oak:
// axi_dma_controller
module axi_dma_controller #(
    parameter int ADDR_WD = 32,
    parameter int DATA_WD = 32,
    parameter int CHANNEL_COUNT = 8,  
    parameter int MAX_BURST_LEN = 16,  
    localparam int STRB_WD = DATA_WD / 8
) (
    input wire                    clk,
    input wire                    rst,
    input wire                    cmd_valid,
    input wire [ADDR_WD-1:0]      cmd_src_addr,
    input wire [ADDR_WD-1:0]      cmd_dst_addr,
    input wire [1:0]              cmd_burst,
    input wire [ADDR_WD-1:0]      cmd_len,
    input wire [2:0]              cmd_size,
    output wire                   cmd_ready,
    output wire                   M_AXI_ARVALID,
    output wire [ADDR_WD-1:0]     M_AXI_ARADDR,
    output wire [7:0]             M_AXI_ARLEN,
    output wire [2:0]             M_AXI_ARSIZE,
    output wire [1:0]             M_AXI_ARBURST,
    input wire                    M_AXI_ARREADY,
    input wire                    M_AXI_RVALID,
    input wire [DATA_WD-1:0]      M_AXI_RDATA,
    input wire [1:0]              M_AXI_RRESP,
    input wire                    M_AXI_RLAST,
    output wire                   M_AXI_RREADY,
    output wire                   M_AXI_AWVALID,
    output wire [ADDR_WD-1:0]     M_AXI_AWADDR,
    output wire [7:0]             M_AXI_AWLEN,
    output wire [2:0]             M_AXI_AWSIZE,
    output wire [1:0]             M_AXI_AWBURST,
    input wire                    M_AXI_AWREADY,
    output wire                   M_AXI_WVALID,
    output wire [DATA_WD-1:0]     M_AXI_WDATA,
    output wire [STRB_WD-1:0]     M_AXI_WSTRB,
    output wire                   M_AXI_WLAST,
    input wire                    M_AXI_WREADY,
    input wire                    M_AXI_BVALID,
    input wire [1:0]              M_AXI_BRESP,
    output wire                   M_AXI_BREADY
);
Size: ~9500 cells after synthesis, roughly 280 I/O pins, about 95000 sq um of cells after synthesis.
Settings: LEC_CHECK=0, ABC_AREA=1, CAP_MARGIN=15, CELL_PAD_IN_SITES_DETAIL_PLACEMENT=1, CELL_PAD_IN_SITES_GLOBAL_PLACEMENT=3, CORE_MARGIN=8, CORE_UTILIZATION=30, CTS_CLUSTER_SIZE=14, PLACE_DENSITY_LB_ADDON=0.02, SLEW_MARGIN=20, TNS_END_PERCENT=85; clock period 11.6 ns.
run.sh (not shown) runs the stock make flow with config.mk's settings and CLKGATE_MAP_FILE=.
Relative to oak, the following input files were edited for pine:
==> flow/config.mk <==
export PLATFORM = sky130hd
export DESIGN_NAME = axi_dma_controller
export DESIGN_NICKNAME = axi_dma_controller
export VERILOG_FILES = /design/flow/design.v
export SDC_FILE = /design/flow/constraint.sdc
export NUM_CORES = 4
export LEC_CHECK = 0
export CAP_MARGIN = 20
export CORE_MARGIN = 2
export CORE_UTILIZATION = 14
export SLEW_MARGIN = 20
==> flow/constraint.sdc <==
create_clock -name core_clock -period 12.5 [get_ports {clk}]
set_input_delay 2.5000 -clock core_clock [delete_from_list [all_inputs] [get_ports {clk}]]
set_output_delay 2.5000 -clock core_clock [all_outputs]
set_load 0.01 [all_outputs]
--- outcome ---
Summary: with oak as the reference, design area in pine moved up by a few percent. pine vs. oak: critical path depth went down by 19%. Summary of pine over oak: post-route worst hold slack held. Row count in pine is 45% higher than in oak. Max number of antenna cells inserted across oak and pine: oak.
What birch does differently from pine at the input level:
--- a/flow/config.mk
+++ b/flow/config.mk
@@ -10 +10,3 @@
-export CORE_UTILIZATION = 14
+export CORE_UTILIZATION = 69
+export CTS_CLUSTER_SIZE = 25
+export SETUP_SLACK_MARGIN = 0.57
==> flow/constraint.sdc <==
create_clock -name core_clock -period 6.48 [get_ports {clk}]
set_input_delay 1.2960 -clock core_clock [delete_from_list [all_inputs] [get_ports {clk}]]
set_output_delay 1.2960 -clock core_clock [all_outputs]
set_load 0.01 [all_outputs]
## What came out
birch did not run to completion, as it errored out during global routing (5_1_grt).
Between pine and birch, the core box area is higher for pine.
birch vs pine, vertical die dimension went down by about 55%.
Between birch and pine, it is birch whose number of placed cells counting well taps is lower, by 42%.
On detailed placement HPWL: birch sits above pine.
In birch the die area turned out about 80% lower than in pine.
Going from pine to birch, number of buffers on the longest clock path shrank by 1; horizontal die dimension shrank by about 55%; CTS buffer count shrank by 8.
### birch -> maple
--- a/flow/config.mk
+++ b/flow/config.mk
@@ -10,3 +10 @@
-export CORE_UTILIZATION = 69
-export CTS_CLUSTER_SIZE = 25
-export SETUP_SLACK_MARGIN = 0.57
+export CORE_UTILIZATION = 58
In terms of share of flip-flops with an asynchronous set or reset after synthesis, maple and birch differ only marginally.
Measured against birch, the total number of placement rows of maple comes out at 1.10 times the reference value.
Delta (maple minus birch): H-tree level count about even, multiplexer share of the synthesized area was more or less identical, total clock buffers created by CTS went up, count of buffers from port buffering neither gained nor lost much, die footprint now sits higher.
maple vs. birch: instance count of the mapped netlist held steady; vertical die dimension went up.
maple vs birch — width of the chip climbed by a little under 10%
Side by side, pre-CTS setup slack turned out lower in maple than in birch.
The remaining runs in birch and maple completed every stage, whereas birch halted early.
birch did not finish; the tool stopped in global routing (5_1_grt) with error GRT-0116.
Every stage of maple finished as expected; the final checks, on the other hand, flagged setup timing, which means the layout fails.

---

axi_dma_controller again, from the RTL that the note above started with.
Settings: LEC_CHECK=0, CAP_MARGIN=20, CELL_PAD_IN_SITES_DETAIL_PLACEMENT=0, CELL_PAD_IN_SITES_GLOBAL_PLACEMENT=2, CORE_ASPECT_RATIO=1.17, CORE_MARGIN=9, CORE_UTILIZATION=28, CTS_CLUSTER_SIZE=15, GPL_ROUTABILITY_DRIVEN=0, GPL_TIMING_DRIVEN=1, MAX_ROUTING_LAYER=met5, PLACE_DENSITY=0.41, SETUP_SLACK_MARGIN=1.08, SLEW_MARGIN=20; clock period 6.42 ns.
The first run produced a layout that fails on negative setup slack.
Change:
CELL_PAD_IN_SITES_DETAIL_PLACEMENT = not set   (was 0)
CELL_PAD_IN_SITES_GLOBAL_PLACEMENT = not set   (was 2)
CORE_ASPECT_RATIO = 0.71   (was 1.17)
CORE_MARGIN = 2   (was 9)
CORE_UTILIZATION = 67   (was 28)
CTS_CLUSTER_SIZE = 41   (was 15)
GPL_ROUTABILITY_DRIVEN = 1   (was 0)
PLACE_DENSITY = not set   (was 0.41)
PLACE_DENSITY_LB_ADDON = 0.0   (was not set)
SETUP_SLACK_MARGIN = 1.89   (was 1.08)
SLEW_MARGIN = 10   (was 20)
TNS_END_PERCENT = 5   (was not set)
The new run ran to the end with violations: negative setup slack. Cell count decreases by 23%. First-iteration DRC count increases to 2.6 times its value. Routed wire length decreases by 12%. Non-clock buffer count decreases by 257. Area after synthesis does not change. Global-route usage increases by 23 points. Hold slack loses 0.0054 ns.
Change:
ABC_AREA = 1   (was not set)
CELL_PAD_IN_SITES_DETAIL_PLACEMENT = 0   (was not set)
CELL_PAD_IN_SITES_GLOBAL_PLACEMENT = 2   (was not set)
CORE_ASPECT_RATIO = 1.17   (was 0.71)
CORE_MARGIN = 9   (was 2)
CORE_UTILIZATION = 58   (was 67)
CTS_CLUSTER_DIAMETER = 334   (was not set)
CTS_CLUSTER_SIZE = 15   (was 41)
GPL_ROUTABILITY_DRIVEN = 0   (was 1)
HOLD_SLACK_MARGIN = 0.11   (was not set)
PLACE_DENSITY = 0.41   (was not set)
PLACE_DENSITY_LB_ADDON = not set   (was 0.0)
SETUP_SLACK_MARGIN = 1.08   (was 1.89)
SLEW_MARGIN = 25   (was 10)
TNS_END_PERCENT = not set   (was 5)
=> The new run finished but fails on negative setup slack; sequential share of layout area falls by 1.9 points; wire length falls by 4.2%; die area rises by about 25%; core utilization falls by 9.0 points; fmax rises by 13%; synthesized area rises by about 1.5%.
Change:
ABC_AREA = not set   (was 1)
CELL_PAD_IN_SITES_DETAIL_PLACEMENT = not set   (was 0)
CELL_PAD_IN_SITES_GLOBAL_PLACEMENT = not set   (was 2)
CORE_ASPECT_RATIO = 0.71   (was 1.17)
CORE_UTILIZATION = 28   (was 58)
CTS_CLUSTER_DIAMETER = not set   (was 334)
CTS_CLUSTER_SIZE = not set   (was 15)
GPL_ROUTABILITY_DRIVEN = 1   (was 0)
HOLD_SLACK_MARGIN = not set   (was 0.11)
SLEW_MARGIN = 10   (was 25)
Result: The new run finished but fails on negative setup slack; wire length rose by 8.7%; cell count decreases by 4.5%; clock-buffer cell count goes up by 23; design area is higher by 3.2%; core utilization falls by 37 points; critical path depth grows by 1.
Change:
CORE_MARGIN = 2   (was 9)
CORE_UTILIZATION = 72   (was 28)
CTS_CLUSTER_SIZE = 41   (was not set)
PLACE_DENSITY = not set   (was 0.41)
PLACE_DENSITY_LB_ADDON = 0.0   (was not set)
SETUP_SLACK_MARGIN = 1.89   (was 1.08)
TNS_END_PERCENT = 5   (was not set)
Outcome:
- Now the flow never finished: it broke off in 5_1_grt with GRT-0116
- synthesized area does not change
- die size shrinks by 63%
- synthesized cell count is unchanged

---

axi_dma_controller again, from the RTL that the note above started with.
## axi_dma_controller
module axi_dma_controller #(
    parameter int ADDR_WD = 32,
    parameter int DATA_WD = 32,
    parameter int CHANNEL_COUNT = 8,  
    parameter int MAX_BURST_LEN = 16,  
    localparam int STRB_WD = DATA_WD / 8
) (
    input wire                    clk,
    input wire                    rst,
    input wire                    cmd_valid,
    input wire [ADDR_WD-1:0]      cmd_src_addr,
    input wire [ADDR_WD-1:0]      cmd_dst_addr,
    input wire [1:0]              cmd_burst,
    input wire [ADDR_WD-1:0]      cmd_len,
    input wire [2:0]              cmd_size,
    output wire                   cmd_ready,
    output wire                   M_AXI_ARVALID,
    output wire [ADDR_WD-1:0]     M_AXI_ARADDR,
    output wire [7:0]             M_AXI_ARLEN,
    output wire [2:0]             M_AXI_ARSIZE,
    output wire [1:0]             M_AXI_ARBURST,
    input wire                    M_AXI_ARREADY,
    input wire                    M_AXI_RVALID,
    input wire [DATA_WD-1:0]      M_AXI_RDATA,
    input wire [1:0]              M_AXI_RRESP,
    input wire                    M_AXI_RLAST,
    output wire                   M_AXI_RREADY,
    output wire                   M_AXI_AWVALID,
    output wire [ADDR_WD-1:0]     M_AXI_AWADDR,
    output wire [7:0]             M_AXI_AWLEN,
    output wire [2:0]             M_AXI_AWSIZE,
    output wire [1:0]             M_AXI_AWBURST,
    input wire                    M_AXI_AWREADY,
    output wire                   M_AXI_WVALID,
    output wire [DATA_WD-1:0]     M_AXI_WDATA,
    output wire [STRB_WD-1:0]     M_AXI_WSTRB,
    output wire                   M_AXI_WLAST,
    input wire                    M_AXI_WREADY,
    input wire                    M_AXI_BVALID,
    input wire [1:0]              M_AXI_BRESP,
    output wire                   M_AXI_BREADY
);
export LEC_CHECK = 0
export CAP_MARGIN = 35
export CORE_MARGIN = 3
export CORE_UTILIZATION = 28
export CTS_CLUSTER_DIAMETER = 236
export GPL_ROUTABILITY_DRIVEN = 0
export PLACE_DENSITY_LB_ADDON = 0.24
export SLEW_MARGIN = 20
create_clock -name core_clock -period 12.0 [get_ports {clk}]
The first run completed without violations.
==> next run, changes <==
CAP_MARGIN = 20   (was 35)
CORE_MARGIN = 2   (was 3)
CORE_UTILIZATION = 67   (was 28)
CTS_CLUSTER_DIAMETER = not set   (was 236)
CTS_CLUSTER_SIZE = 25   (was not set)
GPL_ROUTABILITY_DRIVEN = not set   (was 0)
PLACE_DENSITY_LB_ADDON = not set   (was 0.24)
clock period = 9.64 ns   (was 12.0 ns; I/O delays follow)
Outcome:
- Now the flow finished with negative setup slack left
- cell area went up by 2.1%
- cell count decreases by 18%
- global-route usage rises by 26 points
==> next run, changes <==
CORE_UTILIZATION = 40   (was 67)
CTS_CLUSTER_SIZE = not set   (was 25)
clock period = 12.0 ns   (was 9.64 ns; I/O delays follow)
Effect:
- Now the flow ran to the end with no violations
- via count went down by roughly a tenth
- wire length went down by about a fifth
- design area went down by a few percent
- setup slack is better by 1.4 ns
- register-to-register slack gets better by 1.4 ns
- clock-buffer cell count goes up by 10
- synthesized cell count stays the same
==> next run, changes <==
CAP_MARGIN = 35   (was 20)
CORE_MARGIN = 3   (was 2)
CORE_UTILIZATION = 43   (was 40)
CTS_CLUSTER_DIAMETER = 148   (was not set)
GPL_ROUTABILITY_DRIVEN = 0   (was not set)
PLACE_DENSITY_LB_ADDON = 0.24   (was not set)
SETUP_SLACK_MARGIN = 0.06   (was not set)
Non-clock buffer count goes up by 52.
Cell area goes up by 0.75%.
Critical path depth goes up by 1.
==> next run, changes <==
ABC_AREA = 1   (was not set)
CAP_MARGIN = 20   (was 35)
CELL_PAD_IN_SITES_GLOBAL_PLACEMENT = 3   (was not set)
CORE_MARGIN = 2   (was 3)
CORE_UTILIZATION = 40   (was 43)
CTS_CLUSTER_DIAMETER = not set   (was 148)
GPL_ROUTABILITY_DRIVEN = not set   (was 0)
PLACE_DENSITY_LB_ADDON = 0.12   (was 0.24)
SETUP_SLACK_MARGIN = not set   (was 0.06)
Count of clock-buffer cells in the layout rises by 26; cell count rises by 33%; fmax rises by 0.57%; final area is about the same; first-iteration DRC count falls by 22%; worst setup slack improved by 0.065 ns; critical path depth falls by 2.
==> next run, changes <==
ABC_AREA = not set   (was 1)
CAP_MARGIN = 5   (was 20)
CELL_PAD_IN_SITES_GLOBAL_PLACEMENT = not set   (was 3)
CORE_MARGIN = 6   (was 2)
CORE_UTILIZATION = 28   (was 40)
CTS_CLUSTER_DIAMETER = 236   (was not set)
PLACE_DENSITY_LB_ADDON = 0.24   (was 0.12)
After rerunning: Clock-buffer cell count decreases by 21; register-to-register slack degrades by 0.90 ns; wire length is lower by 7.1%; sequential cell count stays the same; worst setup slack gets worse by 0.17 ns; die area grows by about 44%.
